[run.sh]
#!/bin/bash
# the make line also repeats each setting of config.mk as NAME=value (left out here)
make -C /OpenROAD-flow-scripts/flow DESIGN_CONFIG=/design/flow/config.mk WORK_HOME=/design/flow/orfs CLKGATE_MAP_FILE= finish
[design.v]
module copyEngine  #(
    parameter DATA_WIDTH       = 64,
    parameter ADDR_WIDTH       = 32,
    parameter LEN              = 16,
    parameter FULL_WORD_SIZE   = DATA_WIDTH / 8
) (
    input                             rstn,
    input                             clk,
    input                             src_dw_sel_i, 
    input                             dst_dw_sel_i, 
    input                             copy_i,
    input                             set_i,
    input        [7:0]                setVal_i,
    input                             flush_i,
    input        [LEN-1:0]            len_i,
    input        [ADDR_WIDTH-1:0]     src_i,
    input        [ADDR_WIDTH-1:0]     dst_i,
    output logic                      done_o,
    output logic                      mem_re_r,
    output logic [ADDR_WIDTH-1:0]     mem_rad_r,
    input                             mem_rreq_rdy,
    input        [DATA_WIDTH-1:0]     mem_rdat,
    input                             mem_rdat_rdy,
    output logic [FULL_WORD_SIZE-1:0] mem_bwe_r,
    output logic [ADDR_WIDTH-1:0]     mem_wad_r,
    output logic [DATA_WIDTH-1:0]     mem_wdat_r,
    input                             mem_wreq_rdy,
    output logic                      flush_r,
    output logic [ADDR_WIDTH-1:0]     cmd_adr_r,
    input                             cmd_rdy
);
    localparam int WORD_SIZE = FULL_WORD_SIZE / 2;
    localparam int RD_FIFO_DW = 32;
    localparam int RD_FIFO_AW = 4;
    localparam int BYTE_SHIFT = $clog2(FULL_WORD_SIZE);
    localparam int LOG_BYTE_SHIFT = $clog2(BYTE_SHIFT);
    localparam int ALIGN_BUF_SIZE = 2*RD_FIFO_DW;
    localparam int ALIGN_BUF_SIZE_BYTES = ALIGN_BUF_SIZE / 8;
    localparam int LOG_ALIGN_BUF_SIZE = $clog2(ALIGN_BUF_SIZE);
    localparam int LOG_ALIGN_BUF_SIZE_BYTES = $clog2(ALIGN_BUF_SIZE_BYTES);
    localparam int FULL_WRITE_MASK = {FULL_WORD_SIZE {1'b1}};
    localparam int WRITE_MASK = {WORD_SIZE {1'b1}};
    localparam int WRITE_FIRST=0;
    localparam int WRITE_MIDDLE=1;
    localparam int WRITE_LAST=2;
    localparam int WRITE_SKIP=3;  
    logic [BYTE_SHIFT-1:0]              srcShift, srcShift_r;
    logic [BYTE_SHIFT-1:0]              dstShift, dstShift_r;
    logic [BYTE_SHIFT:0]                readNum;
    logic [BYTE_SHIFT:0]                writeNum;
    logic [LOG_ALIGN_BUF_SIZE_BYTES:0]  readNum_s1;
    logic                               cmdBusy, cmdBusy_r;
    logic                               flush;
    logic [ADDR_WIDTH-1:0]              cmd_adr;
    logic                               rdBusy, rdBusy_r, wrBusy, wrBusy_r;
    logic [LEN-1:0]                     rdCnt, rdCnt_r, wrCnt, wrCnt_r;
    logic [ADDR_WIDTH-1:0]              srcPtr, srcPtr_r, dstPtr, dstPtr_r;
    logic [ALIGN_BUF_SIZE-1:0]          alignBuf_r, alignBuf;
    logic                               memset_run, memset_run_r;
    logic [7:0]                         memset_val, memset_val_r;
    logic                               rstall, wstall;
    logic                               firstRead_req, firstRead_req_r, firstRead_vld, firstRead_vld_r;
    logic                               firstWrite, firstWrite_r;
    logic [1:0]                         writeCase;
    logic [LOG_ALIGN_BUF_SIZE_BYTES:0]  bufNum, bufNum_r;
    logic [FULL_WORD_SIZE-1:0]          mem_bwe, bwe;
    logic [ADDR_WIDTH-1:0]              mem_wad;
    logic [DATA_WIDTH-1:0]              mem_wdat;
    logic                               mem_re;
    logic [ADDR_WIDTH-1:0]              mem_rad;
    logic                               rdfifo_reserve;
    logic                               rdfifo_we;
    logic                               rdfifo_re;
    logic [RD_FIFO_DW-1:0]              rdfifo_wdat;
    logic [RD_FIFO_DW-1:0]              rdfifo_rdat;
    logic                               rdfifo_rrdy;
    logic                               rdfifo_wrdy;
    logic                               almost_full;
    logic                               src_dw_sel, src_dw_sel_r; 
    logic                               dst_dw_sel, dst_dw_sel_r; 
    logic [LOG_BYTE_SHIFT:0]            src_word_size, src_word_size_r;
    logic [LOG_BYTE_SHIFT:0]            dst_word_size, dst_word_size_r;
    assign rdfifo_wdat =  src_dw_sel_r ? {mem_rdat[55:48], mem_rdat[39:32], mem_rdat[23:16], mem_rdat[7:0]} : mem_rdat[31:0];
    reserve_fifo #(
        .DW     (RD_FIFO_DW),
        .AW     (RD_FIFO_AW)
    ) rdfifo (
        .rstn            (rstn),
        .clk             (clk),
        .rd_en           (rdfifo_re),
        .reserve_en      (rdfifo_reserve),
        .dout            (rdfifo_rdat),
        .wr_en           (rdfifo_we),
        .din             (rdfifo_wdat),
        .wrdy            (rdfifo_wrdy),
        .rrdy            (rdfifo_rrdy)
    );
    always @(posedge clk or negedge rstn) begin
        if (~rstn) begin
            alignBuf_r <= 0;
            mem_re_r <= 0;
            mem_rad_r <= 0;
            mem_bwe_r <= 0;
            mem_wad_r <= 0;
            mem_wdat_r <= 0;
            {memset_run_r, memset_val_r, rdCnt_r, wrCnt_r, rdBusy_r, wrBusy_r, alignBuf_r, bufNum_r, srcShift_r, dstShift_r,
            firstWrite_r, firstRead_req_r, firstRead_vld_r, srcPtr_r, dstPtr_r, src_dw_sel_r,
            dst_dw_sel_r} <= 0;
            flush_r <= 0;
            cmd_adr_r <= 0;
            cmdBusy_r <= 0;
        end
        else begin
            alignBuf_r <= alignBuf;
            mem_re_r <= mem_re;
            mem_rad_r <= mem_rad;
            mem_bwe_r <= mem_bwe;
            mem_wad_r <= mem_wad;
            mem_wdat_r <= mem_wdat;
            {memset_run_r, memset_val_r, rdCnt_r, wrCnt_r, rdBusy_r, wrBusy_r, alignBuf_r, bufNum_r, srcShift_r, dstShift_r,  firstWrite_r, firstRead_req_r, firstRead_vld_r, srcPtr_r, dstPtr_r, src_dw_sel_r, dst_dw_sel_r} <=
                {memset_run, memset_val, rdCnt, wrCnt, rdBusy, wrBusy, alignBuf, bufNum, srcShift, dstShift, firstWrite, firstRead_req, firstRead_vld, srcPtr, dstPtr, src_dw_sel, dst_dw_sel};
            flush_r <= flush;
            cmd_adr_r <= cmd_adr;
            cmdBusy_r <= cmdBusy;
        end
    end
    always @(*) begin
        {memset_run, memset_val, rdCnt, wrCnt, rdBusy, wrBusy, alignBuf, bufNum, srcShift, dstShift, firstWrite, firstRead_req, firstRead_vld, srcPtr, dstPtr, src_dw_sel, dst_dw_sel}=
            {memset_run_r, memset_val_r, rdCnt_r, wrCnt_r, rdBusy_r, wrBusy_r, alignBuf_r, bufNum_r, srcShift_r, dstShift_r, firstWrite_r, firstRead_req_r, firstRead_vld_r, srcPtr_r, dstPtr_r, src_dw_sel_r, dst_dw_sel_r} ;
        {writeNum, rdfifo_re, bwe} = 0;
        writeCase = WRITE_SKIP;  
        cmdBusy = cmdBusy_r;
        cmd_adr = cmd_adr_r;
        flush = flush_r;
        if (~rdBusy_r && ~wrBusy_r && ~cmdBusy_r && (mem_bwe_r==0) && (copy_i || set_i || flush_i)) begin  
            srcShift = src_dw_sel_i ? (src_i & 7) : (src_i & 3);
            dstShift = dst_dw_sel_i ? (dst_i & 7) : (dst_i & 3);
            srcPtr = src_i;
            dstPtr = dst_i;
            rdCnt = len_i;
            wrCnt = len_i;
            firstRead_req = 1;
            firstRead_vld = 1;
            firstWrite = 1;
            rdBusy = copy_i;
            wrBusy = (copy_i || set_i);
            memset_run = set_i & ~copy_i;
            memset_val = setVal_i;
            src_dw_sel = src_dw_sel_i;
            dst_dw_sel = dst_dw_sel_i;
            cmdBusy = flush_i;
            cmd_adr = dst_i;
            flush = flush_i;
        end
        if (flush_r && cmd_rdy) begin
            cmdBusy = 0;
            cmd_adr = 0;
            flush = 0;
        end
            if(firstWrite_r==1) begin  
                if (dst_dw_sel_r) begin 
                    writeNum = (((FULL_WORD_SIZE-dstShift_r) / 2) > wrCnt_r) ? (wrCnt_r*2) : (FULL_WORD_SIZE-dstShift_r); 
                    writeCase = ((wrCnt_r <= WORD_SIZE) && ((writeNum/2)==wrCnt_r)) ? WRITE_LAST : WRITE_FIRST;
                end
                else begin
                    writeNum = ((WORD_SIZE-dstShift_r) > wrCnt_r) ? wrCnt_r : (WORD_SIZE-dstShift_r); 
                    writeCase = ((wrCnt_r <= WORD_SIZE) && (writeNum==wrCnt_r)) ? WRITE_LAST : WRITE_FIRST;
                end
                for (int b=0; b<FULL_WORD_SIZE; b++) begin
                    if (b < writeNum) bwe[dstShift_r + b] = 1;
                end
            end
            else if((wrCnt_r<=WORD_SIZE) && wrBusy_r) begin  
                bwe = shift_right_mask(WORD_SIZE-wrCnt_r, dst_dw_sel_r);          
                writeNum = dst_dw_sel_r ? (wrCnt_r*2) : wrCnt_r;
                writeCase = WRITE_LAST;
            end
            else begin
                bwe = dst_dw_sel_r ? {FULL_WORD_SIZE {1'b1}} : {WORD_SIZE {1'b1}};
                writeNum = dst_dw_sel_r ? FULL_WORD_SIZE : WORD_SIZE;
                writeCase = WRITE_MIDDLE;
            end
        rstall = (mem_rreq_rdy && rdBusy_r && rdfifo_wrdy) ? 0 : 1;
        wstall = (mem_wreq_rdy && wrBusy_r && (((bufNum_r>=writeNum && ~dst_dw_sel_r)) || (bufNum_r>=(writeNum/2) && dst_dw_sel_r))) ? 0 : 1;
        readNum = (firstRead_req_r && src_dw_sel_r) ? (FULL_WORD_SIZE - srcShift_r)/2 :
                  (firstRead_req_r && ~src_dw_sel_r) ? (WORD_SIZE - srcShift_r) :
                                                        WORD_SIZE;          
        mem_re = mem_re_r;
        mem_rad = mem_rad_r;
        if (~rstall) begin
            firstRead_req = 0;
            rdCnt = (rdCnt_r >= readNum) ? (rdCnt_r - readNum) : 0;
            rdBusy = (rdCnt==0) ? 0 : 1;
            srcPtr = srcPtr_r + (src_dw_sel_r ? readNum*2 : readNum);
            mem_re = 1;
            mem_rad = src_dw_sel_r ? (srcPtr_r >> BYTE_SHIFT) : (srcPtr_r >> (BYTE_SHIFT-1));
        end
        else if (mem_rreq_rdy) begin
            mem_re = 0;
        end
        rdfifo_reserve = mem_rreq_rdy & mem_re_r;
        rdfifo_we = mem_rdat_rdy; 
            if(~wstall) begin
                if (writeCase==WRITE_LAST) begin
                    bufNum = 0;
                    alignBuf = 0;
                end
                else if (dst_dw_sel) begin
                    bufNum -= (writeNum / 2);                  
                    alignBuf >>= (writeNum*4);          
                end
                else begin
                    bufNum -= writeNum;                  
                    alignBuf >>= (writeNum*8);          
                end
            end
            else begin
                bwe=0; writeCase=WRITE_SKIP; writeNum=0;  
            end
        readNum_s1 = (firstRead_vld_r && src_dw_sel_r) ? (FULL_WORD_SIZE - srcShift_r)/2 :
                    (firstRead_vld_r && ~src_dw_sel_r) ? (WORD_SIZE - srcShift_r) :
                                                         WORD_SIZE;          
        if(rdfifo_rrdy && ((bufNum+readNum_s1)<ALIGN_BUF_SIZE_BYTES) && ~memset_run_r) begin
            rdfifo_re = 1;
            firstRead_vld = 0;
            if(firstRead_vld_r && src_dw_sel_r) begin
                alignBuf |= (rdfifo_rdat >> (srcShift_r*4));
            end
            else if (firstRead_vld_r) begin
                alignBuf |= (rdfifo_rdat >> (srcShift_r*8));
            end
            else begin  
                alignBuf |= (rdfifo_rdat << (bufNum*8));      
            end
            bufNum += readNum_s1;  
        end
        else if ((bufNum<ALIGN_BUF_SIZE_BYTES) && memset_run_r && (writeCase!=WRITE_LAST)) begin
            alignBuf = {ALIGN_BUF_SIZE_BYTES {memset_val_r}};
            bufNum += (((ALIGN_BUF_SIZE_BYTES - bufNum) > wrCnt_r) ? wrCnt_r : (ALIGN_BUF_SIZE_BYTES - bufNum));
        end
        mem_bwe = mem_bwe_r;
        mem_wad = mem_wad_r;
        mem_wdat = mem_wdat_r;
        if (~wstall) begin
            firstWrite = 0;
            if (dst_dw_sel_r) begin
                dstPtr = dstPtr_r + writeNum;
                dstShift = (dstPtr & 7);
                mem_bwe = bwe;
                mem_wad = dstPtr_r >> BYTE_SHIFT;
                wrCnt = wrCnt_r - writeNum/2;
                if (firstWrite_r) begin
                    mem_wdat = shift_left(alignBuf_r[31:0], dstShift_r, dst_dw_sel_r); 
                end
                else begin
                    mem_wdat = {8'b0, alignBuf_r[31:24], 8'b0, alignBuf_r[23:16], 8'b0, alignBuf_r[15:8], 8'b0, alignBuf_r[7:0]};
                end
            end
            else begin
                dstPtr = dstPtr_r + writeNum;
                dstShift = (dstPtr & 3);
                mem_bwe = bwe;
                mem_wad = dstPtr_r >> (BYTE_SHIFT - 1);
                wrCnt = wrCnt_r - writeNum;
                if (firstWrite_r) begin
                    mem_wdat = shift_left(alignBuf_r[31:0], dstShift_r, dst_dw_sel_r); 
                end
                else begin
                    mem_wdat = alignBuf_r[31:0];
                end
            end
            if(writeCase==WRITE_LAST) begin
                wrBusy = 0;
                memset_run = 0;
            end
        end
        else if (mem_wreq_rdy) begin
            mem_bwe = 0;
        end
        done_o = ~rdBusy_r && ~wrBusy_r && (mem_bwe_r==0) && ~cmdBusy_r;
    end
function [DATA_WIDTH-1:0] shift_left;
    input [31:0]           dat;
    input [BYTE_SHIFT-1:0] shift;
    input                  dw_sel;
    if (dw_sel) begin
        shift_left = 0;
        for (int i=0; i<FULL_WORD_SIZE; i++) begin
            if ((i&1)==0) begin
                shift_left[(i + shift)*8 +: 8] = dat[i*8/2 +: 8];
            end
        end
    end
    else begin
        shift_left = (dat << (8*shift)) & ({{32{1'b0}}, {32{1'b1}}});
    end
endfunction
function [FULL_WORD_SIZE-1:0] shift_right_mask;
    input [BYTE_SHIFT-1:0] shift;
    input                  dw_sel;
    shift_right_mask = dw_sel ? (FULL_WRITE_MASK>>(shift*2)) : (WRITE_MASK>>shift);
endfunction
endmodule
module reserve_fifo#(
    parameter DW = 32,
    parameter AW = 1
)(
    input                   rstn,
    input                   clk,
    input                   reserve_en,
    input                   wr_en,
    input        [DW-1:0]   din,
    input                   rd_en,
    output logic [DW-1:0]   dout,
    output logic            wrdy,
    output logic            rrdy
);
    localparam DEPTH = (1 << AW);
    reg [DW-1:0]   mem[DEPTH];
    logic [AW-1:0] wptr, wptr_r;
    logic [AW-1:0] rptr, rptr_r;
    logic [AW:0]   num, num_r, reserveNum, reserveNum_r;
    logic          we;
    logic vrdy;
    always @(posedge clk or negedge rstn) begin
        if (~rstn) begin
            wptr_r <= 0;
            rptr_r <= 0;
            num_r <= 0;
            reserveNum_r<=0;
        end
        else begin
            wptr_r <= wptr;
            rptr_r <= rptr;
            num_r <= num;
            reserveNum_r<=reserveNum;
        end
    end
    always @(*) begin
        wrdy = (reserveNum_r < (DEPTH-1));
        rrdy = (num_r!=0);
        wptr = wptr_r;
        rptr = rptr_r;
        reserveNum = (reserveNum_r + reserve_en - rd_en);
        num        = num_r        + wr_en      - rd_en;
        we = 0;
        if (wr_en) begin
            wptr = wptr_r + 1;
            we = 1;
        end
        if (rd_en) begin
            rptr = rptr_r + 1;
        end
    end
    always @(posedge clk) begin
        if (we) begin
            mem[wptr_r] <= din;
        end
    end
    assign dout = mem[rptr_r];
endmodule
[constraint.sdc]
create_clock -name core_clock -period 2.73 [get_ports {clk}]
set_input_delay 0.5460 -clock core_clock [delete_from_list [all_inputs] [get_ports {clk}]]
set_output_delay 0.5460 -clock core_clock [all_outputs]
set_load 0.01 [all_outputs]
[config.mk]
export PLATFORM = sky130hd
export DESIGN_NAME = copyEngine
export DESIGN_NICKNAME = copyEngine
export VERILOG_FILES = /design/flow/design.v
export SDC_FILE = /design/flow/constraint.sdc
export NUM_CORES = 4
export LEC_CHECK = 0
export CAP_MARGIN = 20
export CORE_MARGIN = 2
export CORE_UTILIZATION = 72
export CTS_CLUSTER_DIAMETER = 103
export CTS_CLUSTER_SIZE = 42
export PLACE_DENSITY_LB_ADDON = 0.01
export SETUP_SLACK_MARGIN = 0.79
export SLEW_MARGIN = 20
==> results of run 1 <==
[timing repair]
item                       CTS
pin swaps                   56
setup endpoints to repair  741
buffers inserted            26
hold endpoints to repair    57
resized                    199
cloned                       6
hold buffers                 1
[per-layer routing]
layer,global-route usage (%),GRT overflow
met5,50.4,4
met4,77.1,65
met3,68.9,21
met2,93.7,83
met1,81.4,7
[through the flow]
stage | util [%] | setup WS, ns | instance area, um2 | power [mW]
after floorplan | - | -5.13 | 47100 | 45.6
after global placement | 87.8 | -4.55 | 56500 | 65.2
after detailed placement | 87.8 | -4.91 | 56500 | 69.2
after CTS | 91.6 | -4.90 | 58900 | 81.5
==> results.txt, run 1 <==
run metrics: AND-OR/OR-AND Cells, Area Fraction=15.8%, gpl congestion=between 1 and 1.5, total gr overflow=180, Post-Place Cells=about 5700, Dominant flop cell=edfxtp_1, comb area leader=AND-OR/OR-AND gates, CTS root buf=clkbuf_16, top cells by count=edfxtp_1 (512), nand2_1 (507), dfrtp_1 (368), Total Routing Usage GR=about four fifths, XOR Share, Synth=0.824%, Stopped at=global routing, FP Util=around 73%, CTS sink cnt=slightly below 900, Die H=259 um, cell taking the most area after synthesis=edfxtp_1, Placeable Area=around 64000 um2, Post-synth ARST share=between 40% and 50%, Die X=approximately 260 um, cells in synth_stat.txt=around 4100, Syn Std Cell Area=~47000 um2, Synthesized registers=just under 900, row cnt=93, overall die area=approximately 67000 um2, synth top area cells=edfxtp_1 (33%), dfrtp_1 (20%), mux4_2 (7.7%), yosys adder share=2.82%, Top-area cell share=between 30% and 40%, mux share=13.3%, Clock Path Buffers=3, Simple Share, Synth=11.2%, Seq/Total Area, Yosys=between 50 and 60%, distinct lib cells=around 110, Yosys chip area=between 40000 and 50000 um2, num ports=334, total CTS buffers=31, yosys warning tally=2, synthesized instance count=4080, error msg=[ERROR GRT-0116] Global routing finished with congestion. Check the congestion regions in the DRC Viewer., H-tree levels=1, IO buf count=about 310, most instantiated library cell after synthesis=edfxtp_1, syn avg cell area=11.5 um2, run status=stopped before the end, Post-synth EDFFs=slightly above 500, hpwl dp=roughly 130 mm
==> run 2, diff against run 1 <==
Settings changed: CORE_UTILIZATION 72 to 57, CTS_CLUSTER_DIAMETER 103 to not set, CTS_CLUSTER_SIZE 42 to not set, PLACE_DENSITY_LB_ADDON 0.01 to not set, SETUP_SLACK_MARGIN 0.79 to not set.
Clock period 2.73 ns to 5.36 ns, I/O delays scaled along.
==> run 2 against run 1 <==
Compared with the run above: the layout now fails its checks (setup timing); die size rose by 26%; synthesized area unchanged; synthesized cell count unchanged.
==> results.txt, run 2 <==
flow finished, numbers: hpwl dp=105 mm (-21%), Worst Setup SP=dstPtr_r[0], run status=finished with violations, measured slew at the worst slew-check pin=between 1 and 1.5 ns, Overall Power=around 43 mW, critical path fanouts, max=5, WL final=approximately 160 mm, AND-OR/OR-AND Cells, Area Fraction=15.8% (unchanged), setup slack after layout=-1.94 ns, NetSw=around 18 mW, largest net degree at the start of global routing=119, comb area leader=AND-OR/OR-AND gates, utilization after layout=roughly 74%, Die X=290 um (+12%), Worst-path clk slew=0.06 ns, vias in the first global route=38500, Layout Cells excl Fill=5943, Critical Setup Path Class=register to register, CP endpoint=bufNum_r[2], Max-Cap Viols=0, Yosys chip area=46800 um2 (unchanged), Crit path buffers/inverters=5, r2r startpoint=dstPtr_r[0], gpl congestion=0.988 (-7.4%), Top-area cell share=32.9% (unchanged), P_clk=6.61 mW, Total Routing Usage GR=37.4%, total gr overflow=0, tool warnings=around 70, first-pass GRT wire length=between 200 and 250 mm, FP Util=57.2% (-15 points), synthesized instance count=4080 (unchanged), RR Endpoint=bufNum_r[2], max-slew violation count=0, CP max-delay cell=dfrtp_1, 1st-iter DRT viols=~4500, num ports=334 (unchanged), WP depth=between 40 and 50, Comb. pwr=24.9 mW, yosys adder share=2.82% (unchanged), Post-synth ARST share=41.8% (unchanged), CP max stage delay=around 0.39 ns, Fillers=around 5600, Leakage Power=23.6 nW, sw frac=~43%, Cell Int Power=24.5 mW, clk latency late pin=around 0.7 ns, startpoint types=register, flop2flop setup slack=-1.94 ns, Via Count=between 30000 and 40000, mux share=13.3% (unchanged), total CTS buffers=92 (+200%), Routed Antenna Nets=0, initial antenna violation count=6, XOR Share, Synth=0.824% (unchanged), final hold vios=0, Failed Checks=setup timing, Dominant flop cell=edfxtp_1, Clock Power Share=about 16%, Clock Path Buffers=3 (unchanged), final worst path period need=7.30 ns, Final Hold Slack=approximately 0.41 ns, Wirelength per Cell=27.1 um, Post-Place Cells=5679 (-0.66%), yosys warning tally=2 (unchanged), cell taking the most area after synthesis=edfxtp_1, CTS sink cnt=880 (unchanged), Seq/Total Area, Yosys=52.6% (unchanged), Placeable Area=81700 um2 (+27%), Seq. pwr=between 10 and 15 mW, Residual DRC=0, row cnt=105 (+13%), dpl ws=-2.12 ns (+2.79 ns), Syn Std Cell Area=46800 um2 (unchanged), RSZ-0062 raised after global routing=yes, peak supply drop=around 0.50 mV, clk_skew=between 0.04 and 0.05 ns, setup TNS=-145.80 ns, Seq pwr share=26.2%, syn avg cell area=11.5 um2 (unchanged), cells on worst reg2reg path=41, period utilization=136%, cell area power density=704 nW/um2, iteration tally of the first detailed-router pass=9, Via density=approximately 6.6, synth top area cells=edfxtp_1 (33%), dfrtp_1 (20%), mux4_2 (7.7%), Post-DP Area=54500 um2 (-3.5%), most instantiated library cell after synthesis=edfxtp_1, final setup violating endpoints=137, cell family with most CP delay=AND-OR/OR-AND gates, H-tree levels=3 (+2), IO buf count=313 (unchanged), Die H=290 um (+12%), cells in synth_stat.txt=4080 (unchanged), worst hold path class=input port to asynchronous set/reset pin, layout net count=5055, Synthesized registers=880 (unchanged), CP endpoint kind=register, Area growth syn-to-layout=29.4%, CTS root buf=clkbuf_16, Simple Share, Synth=11.2% (unchanged), CTS tree=yes, Slew HR=a little over a fifth, fmax=between 100 and 150 MHz, largest power group=combinational logic, Post-Layout Inst Area=60500 um2, Post-synth EDFFs=512 (unchanged), Critical Path AT=about 7.8 ns, distinct lib cells=111 (unchanged), top cells by count=edfxtp_1 (512), nand2_1 (507), dfrtp_1 (368), Comb pwr share=~58%, worst endpoint required time=5.90 ns, overall die area=84400 um2 (+26%)
==> run 2: cell type report <==
cell class,instances,area [um2],area share [%]
multi-input combinational,2808,22500,37.1
sequential,880,24600,40.6
clock inverter,57,617,1.02
antenna,4,10.0,0.0165
clock buffer,112,2490,4.11
inverter,85,340,0.562
timing repair buffer,927,8700,14.4
tap,1070,1340,2.21
==> run 2: metal layers <==
layer / track usage [%] / vias to the layer above / wire [um]
li1: - / 17000 / -
met1: 48.3 / 19400 / 60300
met2: 61.0 / 2370 / 76200
met3: 6.73 / 623 / 14600
met4: 19.1 / 6 / 9600
met5: 0 / - / 42
==> run 2: repair_timing <==
item                                    in CTS  in global routing
endpoints found under the setup margin     204                173
gates cloned                                 9                  2
hold buffers                                 0                  0
gates resized                              236                206
pin swaps                                   50                 70
buffers inserted                            41                 45
==> run 3, diff against run 2 <==
Settings changed: ABC_AREA set to 0, CAP_MARGIN 20 to 40, CORE_ASPECT_RATIO set to 1.08, CORE_UTILIZATION 57 to 72, CTS_CLUSTER_DIAMETER set to 29, CTS_CLUSTER_SIZE set to 58, MAX_ROUTING_LAYER set to met5, PLACE_DENSITY_LB_ADDON set to 0.01, SETUP_SLACK_MARGIN set to 2.05, SLEW_MARGIN 20 to 40, TNS_END_PERCENT set to 40.
Clock period 5.36 ns to 7.01 ns, I/O delays scaled along.
==> run 3 against run 2 <==
Compared with the run above: the flow now stops in global routing; synthesized cell count unchanged; synthesized area stayed put; die size decreased by 21%.
==> results.txt, run 3 <==
run metrics: yosys adder share=2.82% (unchanged), Simple Share, Synth=11.2% (unchanged), FP Util=72.4% (+15 points), total CTS buffers=146 (+59%), Post-synth ARST share=41.8% (unchanged), cell taking the most area after synthesis=edfxtp_1, syn avg cell area=11.5 um2 (unchanged), row cnt=97 (-7.6%), IO buf count=313 (unchanged), error msg=[ERROR GRT-0116] Global routing finished with congestion. Check the congestion regions in the DRC Viewer., Seq/Total Area, Yosys=52.6% (unchanged), synthesized instance count=4080 (unchanged), Post-Place Cells=5184 (-8.7%), run status=stopped before the end, CTS sink cnt=880 (unchanged), H-tree levels=4 (+1), top cells by count=edfxtp_1 (512), nand2_1 (507), dfrtp_1 (368), cells in synth_stat.txt=4080 (unchanged), XOR Share, Synth=0.824% (unchanged), synth top area cells=edfxtp_1 (33%), dfrtp_1 (20%), mux4_2 (7.7%), yosys warning tally=2 (unchanged), Die X=249 um (-14%), Total Routing Usage GR=roughly four fifths, comb area leader=AND-OR/OR-AND gates, num ports=334 (unchanged), hpwl dp=109 mm (+3.8%), Post-synth EDFFs=512 (unchanged), Yosys chip area=46800 um2 (unchanged), gpl congestion=1.04 (+5.1%), distinct lib cells=111 (unchanged), Dominant flop cell=edfxtp_1, hold buffer count at cts=0 (unchanged), most instantiated library cell after synthesis=edfxtp_1, Syn Std Cell Area=46800 um2 (unchanged), overall die area=67000 um2 (-21%), total gr overflow=roughly 56, mux share=13.3% (unchanged), Stopped at=global routing, CTS root buf=clkbuf_16, Synthesized registers=880 (unchanged), Top-area cell share=32.9% (unchanged), Clock Path Buffers=3 (unchanged), Die H=269 um (-7.4%), Placeable Area=64600 um2 (-21%), AND-OR/OR-AND Cells, Area Fraction=15.8% (unchanged)
run 3: what timing repair did:
item                       in CTS
pin swaps                      54
buffers inserted               48
gates cloned                    6
setup endpoints to repair     222
resized                       196
run 3: through the flow:
stage          setup WS [ns]  power [mW]  area (um2)  util [%]
4_1_cts               -0.935        33.7       58500      90.6
3_5_place_dp          -0.608        23.7       52100      80.7
3_3_place_gp          -0.325        22.8       52000      80.6
2_1_floorplan         -0.849        17.7       47100         -
run 3: routing by layer:
layer,overflow,track usage [%]
met1,5,79.8
met2,19,94.2
met3,5,72.2
met4,27,77.8
met5,0,54.3
==> run 4, diff against run 3 <==
Settings changed: CAP_MARGIN 40 to 20, CORE_ASPECT_RATIO 1.08 to 0.55, CORE_MARGIN 2 to 4, CORE_UTILIZATION 72 to 16, CTS_CLUSTER_DIAMETER 29 to 80, CTS_CLUSTER_SIZE 58 to 34, GPL_ROUTABILITY_DRIVEN set to 0, HOLD_SLACK_MARGIN set to 0.3, PLACE_DENSITY_LB_ADDON 0.01 to 0.02, SETUP_SLACK_MARGIN 2.05 to 2.2, SLEW_MARGIN 40 to 10, TNS_END_PERCENT 40 to 15.
Clock period 7.01 ns to 9.97 ns, I/O delays scaled along.
==> run 4 against run 3 <==
Compared with the run above: the run now finishes clean; die size grew to 4.5 times the previous value; synthesized cell count unchanged; synthesized area unchanged.
==> results.txt, run 4 <==
flow finished, numbers: run status=complete, no violations, peak supply drop=between 0.15 and 0.2 mV, Wirelength per Cell=between 20 and 30 um, Die H=409 um (+52%), worst hold path class=register to register, Dominant flop cell=edfxtp_1, Simple Share, Synth=11.2% (unchanged), Routed Antenna Nets=0, Clock Path Buffers=3 (unchanged), period utilization=between 70% and 80%, WP depth=31, Slew HR=around an eighth, WL final=between 200 and 250 mm, clk latency late pin=0.72 ns, layout net count=between 4000 and 5000, Comb. pwr=approximately 12 mW, CP max-delay cell=a2bb2oi_1, clk_skew=roughly 0.047 ns, hpwl dp=162 mm (+49%), startpoint types=register, Seq/Total Area, Yosys=52.6% (unchanged), CTS root buf=clkbuf_16, Seq pwr share=between 20% and 30%, RR Endpoint=alignBuf_r[6], 1st-iter DRT viols=approximately 3600, cells in synth_stat.txt=4080 (unchanged), Via density=4.38, Die X=737 um (+200%), Post-synth ARST share=41.8% (unchanged), Cell Int Power=~11 mW, Final Hold Slack=0.476 ns, num ports=334 (unchanged), Yosys chip area=46800 um2 (unchanged), initial antenna violation count=28, Via Count=around 36000, Critical Setup Path Class=register to register, source of the worst hold timing path=mem_wad_r[29], Worst Setup SP=dstPtr_r[1], Syn Std Cell Area=46800 um2 (unchanged), iteration tally of the first detailed-router pass=8, CTS sink cnt=880 (unchanged), final worst path period need=a little under 8 ns, total gr overflow=0, top cells by count=edfxtp_1 (512), nand2_1 (507), dfrtp_1 (368), Leakage Power=20.9 nW, Worst-path clk slew=about 0.09 ns, largest net degree at the start of global routing=112, Area growth syn-to-layout=24.8%, H-tree levels=3 (-1), syn avg cell area=11.5 um2 (unchanged), comb area leader=AND-OR/OR-AND gates, yosys adder share=2.82% (unchanged), Top-area cell share=32.9% (unchanged), row cnt=146 (+51%), XOR Share, Synth=0.824% (unchanged), CP endpoint=alignBuf_r[6], most instantiated library cell after synthesis=edfxtp_1, sw frac=a little under 50%, Residual DRC=0, largest power group=combinational logic, IO buf count=313 (unchanged), Synthesized registers=880 (unchanged), Crit path buffers/inverters=7, tool warnings=roughly 66, synthesized instance count=4080 (unchanged), max-slew violation count=0, fmax=127 MHz, critical path fanouts, max=37, cells on worst reg2reg path=31, Max-Cap Viols=0, CP max stage delay=~0.63 ns, crit-path most repeated cell=ha_4, mux share=13.3% (unchanged), Placeable Area=289000 um2 (+350%), yosys warning tally=2 (unchanged), Post-synth EDFFs=512 (unchanged), CP endpoint kind=register, measured slew at the worst slew-check pin=roughly 1.3 ns, worst endpoint required time=between 10 and 15 ns, first-pass GRT wire length=~320 mm, FP Util=16.2% (-56 points), vias in the first global route=between 30000 and 40000, total CTS buffers=72 (-51%), Hold Crit Endpoint=mem_wad_r[29], NetSw=between 10 and 15 mW, hold buffer count at cts=0 (unchanged), P_clk=roughly 3.4 mW, Total Routing Usage GR=about 15%, CTS tree=yes, RSZ-0062 raised after global routing=yes, Critical Path AT=around 8.4 ns, r2r startpoint=dstPtr_r[1], Comb pwr share=55.7%, cell taking the most area after synthesis=edfxtp_1, final hold vios=0, Post-Layout Inst Area=just under 60000 um2, Post-DP Area=54800 um2 (+5.1%), Clock Power Share=approximately 16%, AND-OR/OR-AND Cells, Area Fraction=15.8% (unchanged), distinct lib cells=111 (unchanged), synth top area cells=edfxtp_1 (33%), dfrtp_1 (20%), mux4_2 (7.7%), overall die area=301000 um2 (+350%), flop2flop setup slack=~2.1 ns, setup TNS=0 ns, Hold Crit Depth=2, Seq. pwr=6.02 mW, final setup violating endpoints=0, cell area power density=about 370 nW/um2, cell family with most CP delay=AND-OR/OR-AND gates
## run 4: stage by stage
step	setup slack [ns]	total power, mW	utilization [%]	std cells
final	2.10	21.3	20.2	8263
after detailed placement	0.603	17.6	18.9	8058
after global routing	1.82	22.8	20.2	8252
after CTS	2.09	21.5	20.1	8234
after floorplan	2.11	12.4	-	4084
after global placement	0.586	17.8	18.9	8056
## run 4: layout make-up
type | instances | area (um2)
Antenna cell | 12 | 30.0
Clock buffer | 83 | 1930
Inverter | 85 | 355
Fill cell | 31400 | 231000
Timing Repair Buffer | 497 | 4760
Sequential cell | 880 | 24600
Clock inverter | 50 | 729
Multi-Input combinational cell | 2808 | 21200
Tap cell | 3848 | 4810
## run 4: what timing repair did
action                                  in CTS  in global routing
gates cloned                                 0                  4
setup buffers                               43                 12
endpoints found under the setup margin     110                 72
pin swaps                                   28                 10
gates resized                               67                 24
## run 4: layer usage
layer	track usage (%)	share of wire [%]
met4	1.97	1.2
met3	2.49	4.6
met2	19.8	38
met1	25.3	56
met5	0	0.017
==> run 5, diff against run 4 <==
Settings changed: ABC_AREA 0 to not set, CORE_ASPECT_RATIO 0.55 to not set, CORE_MARGIN 4 to 2, CORE_UTILIZATION 16 to 70, CTS_CLUSTER_DIAMETER 80 to not set, CTS_CLUSTER_SIZE 34 to 41, GPL_ROUTABILITY_DRIVEN 0 to not set, HOLD_SLACK_MARGIN 0.3 to not set, MAX_ROUTING_LAYER met5 to not set, PLACE_DENSITY set to 0.64, PLACE_DENSITY_LB_ADDON 0.02 to not set, SETUP_SLACK_MARGIN 2.2 to 1.23, SLEW_MARGIN 10 to 20, TNS_END_PERCENT 15 to not set.
Clock period 9.97 ns to 7.76 ns, I/O delays scaled along.
==> run 5 against run 4 <==
Compared with the run above: synthesized cell count stayed put; synthesized area stayed put; die size is 77% lower; the flow now stops in global routing.
==> results.txt, run 5 <==
run metrics: run status=stopped before the end, Stopped at=global routing, H-tree levels=3 (unchanged), FP Util=70.9% (+55 points), yosys adder share=2.82% (unchanged), num ports=334 (unchanged), gpl congestion=a little under 1, Die H=263 um (-36%), Yosys chip area=46800 um2 (unchanged), Syn Std Cell Area=46800 um2 (unchanged), CTS root buf=clkbuf_16, CTS sink cnt=880 (unchanged), AND-OR/OR-AND Cells, Area Fraction=15.8% (unchanged), Clock Path Buffers=3 (unchanged), synth top area cells=edfxtp_1 (33%), dfrtp_1 (20%), mux4_2 (7.7%), distinct lib cells=111 (unchanged), cell taking the most area after synthesis=edfxtp_1, Placeable Area=66000 um2 (-77%), top cells by count=edfxtp_1 (512), nand2_1 (507), dfrtp_1 (368), Post-synth ARST share=41.8% (unchanged), Die X=263 um (-64%), XOR Share, Synth=0.824% (unchanged), Top-area cell share=32.9% (unchanged), Seq/Total Area, Yosys=52.6% (unchanged), synthesized instance count=4080 (unchanged), row cnt=94 (-36%), yosys warning tally=2 (unchanged), syn avg cell area=11.5 um2 (unchanged), cells in synth_stat.txt=4080 (unchanged), Post-Place Cells=5052 (-37%), hpwl dp=100 mm (-38%), overall die area=68900 um2 (-77%), comb area leader=AND-OR/OR-AND gates, most instantiated library cell after synthesis=edfxtp_1, hold buffer count at cts=0 (unchanged), total CTS buffers=90 (+25%), Simple Share, Synth=11.2% (unchanged), mux share=13.3% (unchanged), Post-synth EDFFs=512 (unchanged), Dominant flop cell=edfxtp_1, Synthesized registers=880 (unchanged), IO buf count=313 (unchanged)
## run 5: what timing repair did
action                                  4_1_cts
buffers inserted                             86
endpoints found under the setup margin      120
pin swaps                                    74
resized                                     211
gates cloned                                 18
## run 5: through the flow
| step | setup slack, ns | hold WS [ns] | area, um2 | TNS [ns] |
|---|---|---|---|---|
| after floorplan | -0.0986 | 0.456 | 47100 | -0.219 |
| after global placement | 0.0280 | 0.456 | 50800 | 0 |
| after detailed placement | -0.0548 | 0.466 | 50800 | -0.101 |
| after CTS | 0.440 | 0.478 | 55800 | 0 |
==> run 6, diff against run 5 <==
Settings changed: CAP_MARGIN 20 to 25, CELL_PAD_IN_SITES_DETAIL_PLACEMENT set to 1, CORE_MARGIN 2 to 6, CORE_UTILIZATION 70 to 30, CTS_CLUSTER_DIAMETER set to 317, CTS_CLUSTER_SIZE 41 to not set, GPL_ROUTABILITY_DRIVEN set to 0, GPL_TIMING_DRIVEN set to 0, HOLD_SLACK_MARGIN set to -0.05, MAX_ROUTING_LAYER set to met4, MIN_ROUTING_LAYER set to met1, PLACE_DENSITY 0.64 to not set, SETUP_SLACK_MARGIN 1.23 to not set.
Clock period 7.76 ns to 11.0 ns, I/O delays scaled along.
==> run 6 against run 5 <==
Compared with the run above: the run now finishes clean; synthesized cell count unchanged; die size increased by 140%; synthesized area unchanged.
==> results.txt, run 6 <==
flow finished, numbers: Hold Crit Endpoint=mem_wdat_r[32], FP Util=30.3% (-41 points), top cells by count=edfxtp_1 (512), nand2_1 (507), dfrtp_1 (368), cells on worst reg2reg path=38, XOR Share, Synth=0.824% (unchanged), final setup violating endpoints=0, flop2flop setup slack=approximately 0.40 ns, Routed Antenna Nets=0, Cell Int Power=around 10 mW, largest net degree at the start of global routing=88, tool warnings=55, H-tree levels=3 (unchanged), cell taking the most area after synthesis=edfxtp_1, synth top area cells=edfxtp_1 (33%), dfrtp_1 (20%), mux4_2 (7.7%), final worst path period need=10.60 ns, Post-synth EDFFs=512 (unchanged), cell area power density=334 nW/um2, Dominant flop cell=edfxtp_1, sw frac=46.9%, Clock Path Buffers=3 (unchanged), hpwl dp=132 mm (+32%), CTS sink cnt=880 (unchanged), Via Count=39700, Die X=407 um (+55%), measured slew at the worst slew-check pin=1.19 ns, RSZ-0062 raised after global routing=no, RR Endpoint=wrCnt_r[15], Clock Power Share=roughly 17%, Comb pwr share=a little under three fifths, WL final=about 180 mm, Wirelength per Cell=approximately 28 um, most instantiated library cell after synthesis=edfxtp_1, layout net count=4791, Placeable Area=154000 um2 (+130%), setup slack after layout=just over 0.4 ns, Syn Std Cell Area=46800 um2 (unchanged), comb area leader=AND-OR/OR-AND gates, initial antenna violation count=16, IO buf count=313 (unchanged), CTS root buf=clkbuf_16, max-slew violation count=0, distinct lib cells=111 (unchanged), Die H=407 um (+55%), Seq pwr share=between 20% and 30%, cells in synth_stat.txt=4080 (unchanged), dpl ws=-1.32 ns (-1.27 ns), Critical Path AT=roughly 11 ns, P_clk=3.18 mW, Residual DRC=0, worst hold path class=register to register, clk latency late pin=~0.75 ns, source of the worst hold timing path=mem_wdat_r[32], CP endpoint=wrCnt_r[15], vias in the first global route=around 40000, largest power group=combinational logic, Critical Setup Path Class=register to register, cell family with most CP delay=buffers and inverters, Hold Crit Depth=2, Yosys chip area=46800 um2 (unchanged), Seq. pwr=approximately 5 mW, Via density=5.96, Synthesized registers=880 (unchanged), Total Routing Usage GR=22.0%, total gr overflow=0, yosys adder share=2.82% (unchanged), startpoint types=register, Max-Cap Viols=0, synthesized instance count=4080 (unchanged), CP max stage delay=0.74 ns, NetSw=between 8 and 9 mW, CP max-delay cell=clkbuf_1, syn avg cell area=11.5 um2 (unchanged), Worst-path clk slew=0.06 ns, Seq/Total Area, Yosys=52.6% (unchanged), worst endpoint required time=~12 ns, mux share=13.3% (unchanged), total CTS buffers=92 (+2.2%), hold buffer count at cts=0 (unchanged), row cnt=144 (+53%), critical path fanouts, max=11, overall die area=166000 um2 (+140%), WP depth=38, Worst Setup SP=dstPtr_r[0], first-pass GRT wire length=269 mm, iteration tally of the first detailed-router pass=12, Top-area cell share=32.9% (unchanged), clk_skew=0.0674 ns, period utilization=a little over nine tenths, peak supply drop=roughly 0.16 mV, CTS tree=yes, yosys warning tally=2 (unchanged), Simple Share, Synth=11.2% (unchanged), Comb. pwr=10.5 mW, run status=complete, no violations, AND-OR/OR-AND Cells, Area Fraction=15.8% (unchanged), fmax=around 94 MHz, r2r startpoint=dstPtr_r[0], CP endpoint kind=register, Leakage Power=20.9 nW, Crit path buffers/inverters=9, num ports=334 (unchanged), 1st-iter DRT viols=~5000, Post-synth ARST share=41.8% (unchanged), Slew HR=between 20 and 25%, final hold vios=0, Final Hold Slack=~0.47 ns, Area growth syn-to-layout=20.1%
run 6: final cells by class:
class                      instances  area (um2)
antenna                           14        35.0
buffer                           309        1320
clock buffer                     127        2560
clock inverter                    40         483
fill                           16900       98200
inverter                          85         325
multi-input combinational       2807       20700
sequential                       880       24600
tap                             2044        2560
timing repair buffer             355        3610
run 6: layer usage:
| layer | wire, um | share of wire [%] | GRT usage, % |
|---|---|---|---|
| met1 | 72000 | 39 | 27.4 |
| met2 | 84000 | 46 | 33.9 |
| met3 | 18900 | 10 | 5.74 |
| met4 | 9660 | 5.2 | 9.84 |
| met5 | 0 | 0 | - |
run 6: through the flow:
step / instances / setup TNS [ns] / power (mW) / instance area (um2) / util (%)
final: 6661 / 0 / 18.8 / 56200 / 36.4
after global routing: 6661 / 0 / 19.4 / 56200 / 36.4
after CTS: 6637 / 0 / 18.4 / 56000 / 36.3
after detailed placement: 6469 / -26.68 / 15.1 / 52900 / 34.3
after global placement: 6441 / -3453.69 / 14.7 / 52500 / 34.0
after floorplan: 4084 / 0 / 11.2 / 46800 / -
run 6: repair_timing:
item	4_1_cts	5_1_grt
pin swaps	1	0
setup endpoints to repair	47	23
setup buffers	3	3
gates resized	11	12
==> run 7, diff against run 6 <==
Settings changed: ABC_AREA set to 0, CAP_MARGIN 25 to 20, CELL_PAD_IN_SITES_DETAIL_PLACEMENT 1 to not set, CORE_ASPECT_RATIO set to 1.08, CORE_MARGIN 6 to 4, CORE_UTILIZATION 30 to 16, CTS_CLUSTER_DIAMETER 317 to 33, GPL_ROUTABILITY_DRIVEN 0 to not set, GPL_TIMING_DRIVEN 0 to not set, HOLD_SLACK_MARGIN -0.05 to not set, MAX_ROUTING_LAYER met4 to met5, MIN_ROUTING_LAYER met1 to not set, SETUP_SLACK_MARGIN set to 2.2, SLEW_MARGIN 20 to 15, TNS_END_PERCENT set to 70.
Clock period 11.0 ns to 9.97 ns, I/O delays scaled along.
==> run 7 against run 6 <==
Compared with the run above: largest power group unchanged; sequential share of layout area decreased by 3.3 points; largest cell class unchanged; synthesized cell count unchanged; final area increased by 8.2%; clock skew increased by 0.013 ns; still clean on timing, DRC and antenna.
==> results.txt, run 7 <==
flow finished, numbers: RR Endpoint=bufNum_r[2], Dominant flop cell=edfxtp_1, Via Count=37100 (-6.5%), Clock Path Buffers=3 (unchanged), Leakage Power=22.1 nW (+5.6%), final hold vios=0 (unchanged), iteration tally of the first detailed-router pass=10 (-2), Cell Int Power=12.7 mW (+28%), cell area power density=368 nW/um2 (+10%), sw frac=43.1% (-3.7 points), Hold Crit Endpoint=mem_wdat_r[37], cell family with most CP delay=AND-OR/OR-AND gates, NetSw=9.66 mW (+9.8%), Simple Share, Synth=11.2% (unchanged), yosys warning tally=2 (unchanged), hpwl dp=114 mm (-13%), Fillers=31200 (+84%), Seq. cell area=24600 um2 (about the same), Post-synth EDFFs=512 (unchanged), met3 GRT Util=2.27% (-3.5 points), tool warnings=70 (+27%), yosys adder share=2.82% (unchanged), Critical Path AT=8.33 ns (-2.86 ns), clk_skew=0.0808 ns (+0.0133 ns), largest power group=combinational logic, row cnt=206 (+43%), Area growth syn-to-layout=30.0%, distinct lib cells=111 (unchanged), Top-area cell share=32.9% (unchanged), IO buf count=313 (unchanged), total CTS buffers=162 (+76%), most instantiated library cell after synthesis=edfxtp_1, CTS tree=yes, Hold Crit Depth=2 (unchanged), H-tree levels=4 (+1), Residual DRC=0 (unchanged), period utilization=77.4% (-19 points), Worst Setup SP=dstPtr_r[0], measured slew at the worst slew-check pin=1.17 ns (-0.0144 ns), critical path fanouts, max=5 (-6), cells in synth_stat.txt=4080 (unchanged), worst hold path class=register to register, mux share=13.3% (unchanged), setup slack after layout=2.26 ns (+1.85 ns), RSZ-0062 raised after global routing=yes, vias in the first global route=36500 (-10%), Gate Area=21000 um2 (+1.2%), P_clk=5.64 mW (+77%), Total Routing Usage GR=10.8% (-11 points), WL final=169 mm (-8.3%), Wirelength per Cell=20.2 um (-27%), r2r startpoint=dstPtr_r[0], hold buffer count at cts=0 (unchanged), final setup violating endpoints=0 (unchanged), cells on worst reg2reg path=41 (+7.9%), CP endpoint=bufNum_r[2], Crit path buffers/inverters=5 (-4), CP max stage delay=0.41 ns (-0.33 ns), cell taking the most area after synthesis=edfxtp_1, CP endpoint kind=register, Die X=528 um (+30%), final worst path period need=7.71 ns (-2.88 ns), Critical Setup Path Class=register to register, Most Crowded Layer GR=met2, Post-synth ARST share=41.8% (unchanged), FP Util=16.1% (-14 points), setup TNS=0 ns (unchanged), comb area leader=AND-OR/OR-AND gates, met1 usage=14.8% (-13 points), Comb pwr share=47.6% (-8.3 points), overall die area=301000 um2 (+82%), AND-OR/OR-AND Cells, Area Fraction=15.8% (unchanged), layout net count=4635 (-3.3%), Seq pwr share=27.2% (about the same), worst endpoint required time=10.58 ns (-1.01 ns), first-pass GRT wire length=248 mm (-7.7%), Syn Std Cell Area=46800 um2 (unchanged), Via density=4.44 (-26%), num ports=334 (unchanged), initial antenna violation count=26 (+10), dpl ws=1.32 ns (+2.64 ns), clk latency late pin=0.82 ns (+0.07 ns), XOR Share, Synth=0.824% (unchanged), flop2flop setup slack=2.26 ns (+1.85 ns), startpoint types=register, source of the worst hold timing path=mem_wdat_r[37], Clock Power Share=25.2% (+8.3 points), Comb. pwr=10.7 mW (about the same), peak supply drop=0.222 mV (+35%), max-slew violation count=0 (unchanged), total gr overflow=0 (unchanged), fmax=130 MHz (+37%), synthesized instance count=4080 (unchanged), Die H=570 um (+40%), Worst-path clk slew=0.06 ns (about the same), run status=complete, no violations, Yosys chip area=46800 um2 (unchanged), synth top area cells=edfxtp_1 (33%), dfrtp_1 (20%), mux4_2 (7.7%), 1st-iter DRT viols=4517 (-11%), crit-path most repeated cell=ha_4, Placeable Area=291000 um2 (+89%), largest net degree at the start of global routing=125 (+42%), CTS root buf=clkbuf_16, Max-Cap Viols=0 (unchanged), CTS sink cnt=880 (unchanged), top cells by count=edfxtp_1 (512), nand2_1 (507), dfrtp_1 (368), Slew HR=21.1% (+0.65 points), WP depth=41 (+7.9%), gpl congestion=0.918, Seq. pwr=6.10 mW (+20%), Synthesized registers=880 (unchanged), CP max-delay cell=dfrtp_2, GR Util met2=16.8% (-17 points), syn avg cell area=11.5 um2 (unchanged), Routed Antenna Nets=0 (unchanged), Seq/Total Area, Yosys=52.6% (unchanged)
[run 7: layer usage]
metal | share of wire [%] | vias up
li1 | - | 16300
met3 | 8.2 | 321
met1 | 44 | 18700
met2 | 45 | 1884
met5 | 0.016 | -
met4 | 2.8 | 4
[run 7: per-stage QoR]
stage	area, um2	utilization [%]	total power [mW]	hold slack (ns)	cells
floorplan	47000	-	12.4	0.456	4084
global placement	54300	18.6	16.1	0.454	8009
detailed placement	54300	18.6	16.2	0.457	8010
CTS	60500	20.8	22.2	0.475	8341
global route	60800	20.9	23.6	0.499	8369
finish	60800	20.9	22.4	0.473	8373
[run 7: repair_timing]
| action | 4_1_cts | 5_1_grt |
|---|---|---|
| resized | 33 | 24 |
| buffers inserted | 28 | 15 |
| pin swaps | 23 | 18 |
| cloned | 2 | 2 |
| setup endpoints to repair | 102 | 41 |
| hold endpoints to repair | 0 | 0 |
[run 7: area by class of cell]
cell class	instances	area share, %
sequential	880	40.5
antenna	14	0.0576
clock inverter	115	2.46
tap	3848	7.92
timing repair buffer	438	7.02
clock buffer	186	7.01
inverter	85	0.582
multi-input combinational	2807	34.5
==> run 8, diff against run 7 <==
Settings changed: ABC_AREA 0 to 1, CORE_ASPECT_RATIO 1.08 to 1.42, CORE_MARGIN 4 to 2, CORE_UTILIZATION 16 to 72, CTS_CLUSTER_DIAMETER 33 to 158, CTS_CLUSTER_SIZE set to 10, MAX_ROUTING_LAYER met5 to not set, SETUP_SLACK_MARGIN 2.2 to not set, SLEW_MARGIN 15 to 20, TNS_END_PERCENT 70 to not set.
Clock period 9.97 ns to 3.77 ns, I/O delays scaled along.
==> run 8 against run 7 <==
Compared with the run above: the run now fails in global routing; die size decreased by 77%; synthesized area is 3.8% higher; synthesized cell count rose by 37%.
==> results.txt, run 8 <==
run metrics: Dominant flop cell=edfxtp_1, Yosys chip area=48500 um2 (+3.8%), overall die area=69500 um2 (-77%), hold buffer count at cts=0 (unchanged), mux share=2.14% (-11 points), Post-synth ARST share=41.8% (unchanged), run status=stopped before the end, comb area leader=simple AND/OR/NAND/NOR gates, Clock Path Buffers=3 (unchanged), AND-OR/OR-AND Cells, Area Fraction=17.6% (+1.8 points), Seq/Total Area, Yosys=50.7% (-1.9 points), num ports=334 (unchanged), Placeable Area=66900 um2 (-77%), Die H=313 um (-45%), total CTS buffers=97 (-40%), row cnt=113 (-45%), Synthesized registers=880 (unchanged), cell taking the most area after synthesis=edfxtp_1, CTS root buf=clkbuf_16, top cells by count=nand2_1 (1175), nor2_1 (552), o21ai_0 (531), error msg=[ERROR GRT-0232] Routing congestion too high. Check the congestion heatmap in the GUI., Syn Std Cell Area=48500 um2 (+3.8%), Die X=222 um (-58%), Post-DP Area=56200 um2 (+3.4%), Total Routing Usage GR=between 70% and 80%, synthesized instance count=5607 (+37%), gpl congestion=1.08 (+18%), Top-area cell share=31.7% (-1.2 points), CTS sink cnt=880 (unchanged), Stopped at=global routing, synth top area cells=edfxtp_1 (32%), dfrtp_1 (19%), nand2_1 (9.1%), cells in synth_stat.txt=5607 (+37%), distinct lib cells=63 (-43%), total gr overflow=25, H-tree levels=3 (-1), hpwl dp=117 mm (+1.8%), Simple Share, Synth=19.3% (+8.1 points), yosys adder share=2.68% (-0.14 points), IO buf count=313 (unchanged), dpl ws=-3.16 ns (-4.48 ns), syn avg cell area=8.66 um2 (-24%), FP Util=72.6% (+57 points), most instantiated library cell after synthesis=nand2_1, XOR Share, Synth=1.23% (+0.40 points), yosys warning tally=2 (unchanged), Post-synth EDFFs=512 (unchanged)
==> run 8: routing by layer <==
metal,global-route usage [%],overflow
met1,80.1,1
met2,94.4,18
met3,66.5,0
met4,80.2,6
met5,38.4,0
==> run 8: repair_timing <==
action,in CTS
setup buffers,52
endpoints found under the setup margin,255
gates resized,166
pin swaps,54
gates cloned,3
==> run 8: stage by stage <==
stage / util, % / setup TNS, ns / instances
after CTS: 89.6 / -382.35 / 7142
after detailed placement: 84.0 / -432.93 / 6951
after global placement: 84.0 / -405.82 / 6951
after floorplan: - / -306.60 / 5611
==> run 9, diff against run 8 <==
Settings changed: CELL_PAD_IN_SITES_GLOBAL_PLACEMENT set to 1, CORE_ASPECT_RATIO 1.42 to not set, CORE_MARGIN 2 to 9, CORE_UTILIZATION 72 to 40, CTS_CLUSTER_DIAMETER 158 to not set, CTS_CLUSTER_SIZE 10 to not set, MIN_ROUTING_LAYER set to met1.
Clock period 3.77 ns to 11.5 ns, I/O delays scaled along.
==> run 9 against run 8 <==
Compared with the run above: now clean on timing, DRC and antenna; synthesized cell count is the same; die size rose by 93%; synthesized area stayed put.
==> results.txt, run 9 <==
flow finished, numbers: top cells by count=nand2_1 (1175), nor2_1 (552), o21ai_0 (531), Residual DRC=0, first-pass GRT wire length=between 200 and 300 mm, cell family with most CP delay=adder cells, AND-OR/OR-AND Cells, Area Fraction=17.6% (unchanged), clk latency late pin=0.74 ns, met3 GRT Util=between 3 and 4%, XOR Share, Synth=1.23% (unchanged), Resized cells post-CTS=0 (-100%), Via Count=slightly above 40000, mux share=2.14% (unchanged), comb area leader=simple AND/OR/NAND/NOR gates, Clock Path Buffers=3 (unchanged), startpoint types=register, CP max-delay cell=dfrtp_1, Top-area cell share=31.7% (unchanged), final setup violating endpoints=0, cell area power density=~280 nW/um2, WP depth=37, Max-Cap Viols=0, num ports=334 (unchanged), CTS root buf=clkbuf_16, total gr overflow=0, initial antenna violation count=5, CP endpoint kind=register, H-tree levels=3 (unchanged), Clock Power Share=between 10% and 20%, largest net degree at the start of global routing=between 90 and 100, Post-CTS Setup Bufs=0 (-100%), FP Util=40.4% (-32 points), largest power group=combinational logic, r2r startpoint=dstShift_r[2], vias in the first global route=40100, Simple Share, Synth=19.3% (unchanged), run status=complete, no violations, Critical Setup Path Class=register to register, Post-synth EDFFs=512 (unchanged), setup TNS=0 ns, Cell Int Power=about 8.4 mW, Synthesized registers=880 (unchanged), Hold Crit Endpoint=mem_wdat_r[25], most instantiated library cell after synthesis=nand2_1, WL final=172 mm, peak supply drop=roughly 0.17 mV, worst hold path class=register to register, period utilization=around 88%, measured slew at the worst slew-check pin=approximately 1.0 ns, Syn Std Cell Area=48500 um2 (unchanged), CP max stage delay=between 0.8 and 0.9 ns, flop2flop setup slack=1.43 ns, layout net count=6001, Leakage Power=about 22 nW, CTS sink cnt=880 (unchanged), CTS tree=yes, fmax=about 99 MHz, Worst Setup SP=dstShift_r[2], Crit path buffers/inverters=11, syn avg cell area=8.66 um2 (unchanged), hold buffer count at cts=0 (unchanged), Yosys chip area=48500 um2 (unchanged), distinct lib cells=63 (unchanged), clk_skew=between 0.06 and 0.07 ns, CP endpoint=rdfifo.num_r[4], Total Routing Usage GR=approximately a quarter, Post-synth ARST share=41.8% (unchanged), sw frac=47.2%, tool warnings=about 57, Worst-path clk slew=0.06 ns, Slew HR=between 20% and 30%, Dominant flop cell=edfxtp_1, synthesized instance count=5607 (unchanged), Overall Power=15.8 mW, overall die area=134000 um2 (+93%), Routed Antenna Nets=0, met1 usage=34.2%, max-slew violation count=0, final hold vios=0, GR Util met2=41.3%, Placeable Area=120000 um2 (+80%), Seq. pwr=4.68 mW, cells on worst reg2reg path=37, 1st-iter DRT viols=3979, cells in synth_stat.txt=5607 (unchanged), Comb pwr share=50.6%, crit-path most repeated cell=inv_1, RSZ-0062 raised after global routing=no, RR Endpoint=rdfifo.num_r[4], Comb. pwr=around 8.0 mW, Most Crowded Layer GR=met2, P_clk=roughly 3.1 mW, cell taking the most area after synthesis=edfxtp_1, Seq/Total Area, Yosys=50.7% (unchanged), final worst path period need=between 10 and 15 ns, iteration tally of the first detailed-router pass=8, Critical Path AT=10.73 ns, synth top area cells=edfxtp_1 (32%), dfrtp_1 (19%), nand2_1 (9.1%), Via density=~5.6, Seq pwr share=between 20% and 30%, NetSw=approximately 7.5 mW, Die H=366 um (+17%), yosys warning tally=2 (unchanged), source of the worst hold timing path=mem_wdat_r[25], yosys adder share=2.68% (unchanged), hpwl dp=115 mm (-1.6%), worst endpoint required time=roughly 12 ns, row cnt=127 (+12%), IO buf count=313 (unchanged), total CTS buffers=101 (+4.1%), Die X=366 um (+65%), gpl congestion=0.888 (-18%), critical path fanouts, max=56, Hold Crit Depth=2, Wirelength per Cell=about 23 um, Area growth syn-to-layout=15.7%
## run 9: layout make-up
| type | count | area (um2) |
|---|---|---|
| antenna | 3 | 7.51 |
| clock buffer | 133 | 2720 |
| clock inverter | 53 | 488 |
| fill | 11900 | 64000 |
| inverter | 405 | 1530 |
| multi-input combinational | 3958 | 21000 |
| sequential | 880 | 24600 |
| tap | 1612 | 2020 |
| timing repair buffer | 394 | 3750 |
## run 9: through the flow
| stage | cell area (um2) | setup slack (ns) | std cells | hold slack [ns] | utilization [%] |
|---|---|---|---|---|---|
| 2_1_floorplan | 48600 | 3.81 | 5611 | 0.449 | - |
| 4_1_cts | 56100 | 1.41 | 7435 | 0.487 | 46.7 |
| 5_1_grt | 56100 | 0.448 | 7437 | 0.504 | 46.7 |
| 3_5_place_dp | 52900 | 1.42 | 7249 | 0.473 | 44.1 |
| 6_report | 56100 | 1.43 | 7438 | 0.479 | 46.7 |
| 3_3_place_gp | 52900 | 1.51 | 7249 | 0.466 | 44.1 |
## run 9: per-layer routing
layer | wire length, um | share of wire, %
met4 | 3680 | 2.1
met2 | 81600 | 47
met1 | 78400 | 46
met5 | 11 | 0.0064
met3 | 8520 | 4.9
==> run 10, diff against run 9 <==
Settings changed: ABC_AREA 1 to not set, CELL_PAD_IN_SITES_GLOBAL_PLACEMENT 1 to not set, CORE_MARGIN 9 to 2, CORE_UTILIZATION 40 to 72, CTS_CLUSTER_DIAMETER set to 103, MIN_ROUTING_LAYER met1 to not set.
Clock period 11.5 ns to 2.73 ns, I/O delays scaled along.
==> run 10 against run 9 <==
Compared with the run above: the run now fails in global routing; synthesized area fell by 3.6%; synthesized cell count fell by 27%; die size fell by 50%.
==> results.txt, run 10 <==
run metrics: run status=stopped before the end, top cells by count=edfxtp_1 (512), nand2_1 (507), dfrtp_1 (368), yosys adder share=2.82% (+0.14 points), FP Util=72.7% (+32 points), Simple Share, Synth=11.2% (-8.1 points), error msg=[ERROR GRT-0116] Global routing finished with congestion. Check the congestion regions in the DRC Viewer., synthesized instance count=4080 (-27%), H-tree levels=3 (unchanged), Stopped at=global routing, Total Routing Usage GR=approximately nine tenths, Syn Std Cell Area=46800 um2 (-3.6%), Post-DP Area=56300 um2 (+6.4%), mux share=13.3% (+11 points), Clock Path Buffers=3 (unchanged), Dominant flop cell=edfxtp_1, dpl ws=-5.30 ns (-6.72 ns), hpwl dp=132 mm (+15%), IO buf count=313 (unchanged), syn avg cell area=11.5 um2 (+32%), total CTS buffers=89 (-12%), num ports=334 (unchanged), Die X=259 um (-29%), Post-synth ARST share=41.8% (unchanged), comb area leader=AND-OR/OR-AND gates, CTS sink cnt=880 (unchanged), AND-OR/OR-AND Cells, Area Fraction=15.8% (-1.8 points), total gr overflow=1092, gpl congestion=1.08 (+21%), Yosys chip area=46800 um2 (-3.6%), distinct lib cells=111 (+76%), Die H=259 um (-29%), overall die area=67000 um2 (-50%), row cnt=93 (-27%), Seq/Total Area, Yosys=52.6% (+1.9 points), cell taking the most area after synthesis=edfxtp_1, Placeable Area=64300 um2 (-46%), cells in synth_stat.txt=4080 (-27%), Post-Place Cells=5696 (-21%), synth top area cells=edfxtp_1 (33%), dfrtp_1 (20%), mux4_2 (7.7%), CTS root buf=clkbuf_16, Top-area cell share=32.9% (+1.2 points), yosys warning tally=2 (unchanged), Synthesized registers=880 (unchanged), Post-synth EDFFs=512 (unchanged), most instantiated library cell after synthesis=edfxtp_1, XOR Share, Synth=0.824% (-0.40 points)
[run 10: routing by layer]
layer  GRT overflow  global-route usage, %
met1            117                   90.8
met2            469                   99.8
met3            169                   84.6
met4            316                   91.7
met5             21                   68.7
[run 10: through the flow]
stage | TNS, ns | hold WS (ns)
floorplan | -919.80 | 0.250
global placement | -754.06 | 0.454
detailed placement | -838.29 | 0.459
CTS | -850.43 | 0.422
[run 10: timing repair]
action | in CTS
pin swaps | 38
hold endpoints to repair | 54
resized | 102
hold buffers | 1
setup endpoints to repair | 310
setup buffers | 14
==> run 11, diff against run 10 <==
Settings changed: CAP_MARGIN 20 to 40, CORE_MARGIN 2 to 6, CORE_UTILIZATION 72 to 40, CTS_CLUSTER_DIAMETER 103 to not set, MAX_ROUTING_LAYER set to met5.
Clock period 2.73 ns to 9.65 ns, I/O delays scaled along.
==> run 11 against run 10 <==
Compared with the run above: the run now finishes clean; synthesized area is the same; synthesized cell count did not move; die size grew 87%.
==> results.txt, run 11 <==
flow finished, numbers: Worst Setup SP=dstShift_r[2], Post-synth ARST share=41.8% (unchanged), crit-path most repeated cell=ha_1, XOR Share, Synth=0.824% (unchanged), Yosys chip area=46800 um2 (unchanged), worst endpoint required time=slightly above 10 ns, Gate Area=20700 um2, layout net count=~4600, Synthesized registers=880 (unchanged), vias in the first global route=about 35000, tool warnings=61, H-tree levels=3 (unchanged), r2r startpoint=dstShift_r[2], CTS tree=yes, source of the worst hold timing path=mem_wdat_r[34], mux share=13.3% (unchanged), startpoint types=register, FP Util=40.6% (-32 points), iteration tally of the first detailed-router pass=13, period utilization=~94%, Residual DRC=0, synthesized instance count=4080 (unchanged), Clock Path Buffers=3 (unchanged), yosys adder share=2.82% (unchanged), gpl congestion=0.917 (-15%), Placeable Area=115000 um2 (+79%), Post-Layout Inst Area=between 50000 and 60000 um2, overall die area=125000 um2 (+87%), cell family with most CP delay=AND-OR/OR-AND gates, Hold Crit Endpoint=mem_wdat_r[34], setup TNS=0 ns, Die X=354 um (+37%), dpl ws=0.309 ns (+5.61 ns), Fillers=around 10000, Wirelength per Cell=roughly 25 um, Crit path buffers/inverters=6, Top-area cell share=32.9% (unchanged), setup slack after layout=0.558 ns, hold buffer count at cts=0 (-1), Post-synth EDFFs=512 (unchanged), IO buf count=313 (unchanged), Slew HR=about 37%, P_clk=3.94 mW, CTS root buf=clkbuf_16, Clock Power Share=19.4%, Comb pwr share=between 50 and 60%, Via density=6.04, Leakage Power=between 20 and 25 nW, final worst path period need=9.09 ns, largest power group=combinational logic, CP max-delay cell=dfrtp_1, cells on worst reg2reg path=41, synth top area cells=edfxtp_1 (33%), dfrtp_1 (20%), mux4_2 (7.7%), largest net degree at the start of global routing=roughly 120, clk_skew=0.0612 ns, CP endpoint=bufNum_r[2], hpwl dp=100 mm (-24%), total CTS buffers=97 (+9.0%), Die H=354 um (+37%), distinct lib cells=111 (unchanged), Seq. cell area=between 20000 and 25000 um2, utilization after layout=47.8%, cell area power density=approximately 370 nW/um2, Simple Share, Synth=11.2% (unchanged), Syn Std Cell Area=46800 um2 (unchanged), Seq/Total Area, Yosys=52.6% (unchanged), clk latency late pin=approximately 0.71 ns, critical path fanouts, max=17, NetSw=8.78 mW, Post-DP Area=51300 um2 (-8.9%), comb area leader=AND-OR/OR-AND gates, first-pass GRT wire length=about 220 mm, Critical Setup Path Class=register to register, CP endpoint kind=register, final hold vios=0, flop2flop setup slack=roughly 0.56 ns, cells in synth_stat.txt=4080 (unchanged), Hold Crit Depth=2, WL final=148 mm, Routed Antenna Nets=0, initial antenna violation count=4, Dominant flop cell=edfxtp_1, peak supply drop=around 0.25 mV, Via Count=around 36000, total gr overflow=0, cell taking the most area after synthesis=edfxtp_1, fmax=110 MHz, final setup violating endpoints=0, syn avg cell area=11.5 um2 (unchanged), Comb. pwr=10.2 mW, most instantiated library cell after synthesis=edfxtp_1, yosys warning tally=2 (unchanged), Max-Cap Viols=0, 1st-iter DRT viols=about 4000, run status=complete, no violations, Critical Path AT=9.66 ns, Worst-path clk slew=approximately 0.06 ns, row cnt=124 (+33%), top cells by count=edfxtp_1 (512), nand2_1 (507), dfrtp_1 (368), measured slew at the worst slew-check pin=roughly 0.94 ns, Seq. pwr=between 6 and 7 mW, Area growth syn-to-layout=17.5%, Total Routing Usage GR=between 20% and 30%, CP max stage delay=0.52 ns, sw frac=between 40% and 50%, WP depth=~40, max-slew violation count=0, AND-OR/OR-AND Cells, Area Fraction=15.8% (unchanged), Cell Int Power=11.5 mW, worst hold path class=register to register, RR Endpoint=bufNum_r[2], Seq pwr share=between 30% and 40%, num ports=334 (unchanged), CTS sink cnt=880 (unchanged)
[run 11: per-layer routing]
layer	share of wire (%)	global-route usage, %	vias up
met1	43	31.1	17700
met2	47	36.9	1533
met3	7.4	4.03	300
met4	3.1	7.05	2
li1	-	-	16100
met5	0.0088	0	-
[run 11: area by class of cell]
type / count / share of cell area, %
clock inverters: 63 / 1.49
clock buffers: 120 / 4.72
diodes: 3 / 0.0137
flip-flops and latches: 880 / 44.7
repair buffers: 422 / 7.44
well taps: 1512 / 3.44
inverters: 85 / 0.585
multi-input cells: 2807 / 37.6
[run 11: timing repair]
action,in CTS,in global routing
resized,0,1
setup buffers,0,3
endpoints found under the setup margin,0,3
[run 11: per-stage QoR]
| stage | instances | hold WS (ns) | total power [mW] |
|---|---|---|---|
| floorplan | 4084 | 0.456 | 12.7 |
| finish | 5892 | 0.467 | 20.3 |
| global route | 5890 | 0.493 | 21.5 |
| global placement | 5685 | 0.452 | 16.1 |
| detailed placement | 5692 | 0.457 | 16.2 |
| CTS | 5875 | 0.471 | 20.2 |
Power is estimated from default activity; no workload was simulated.
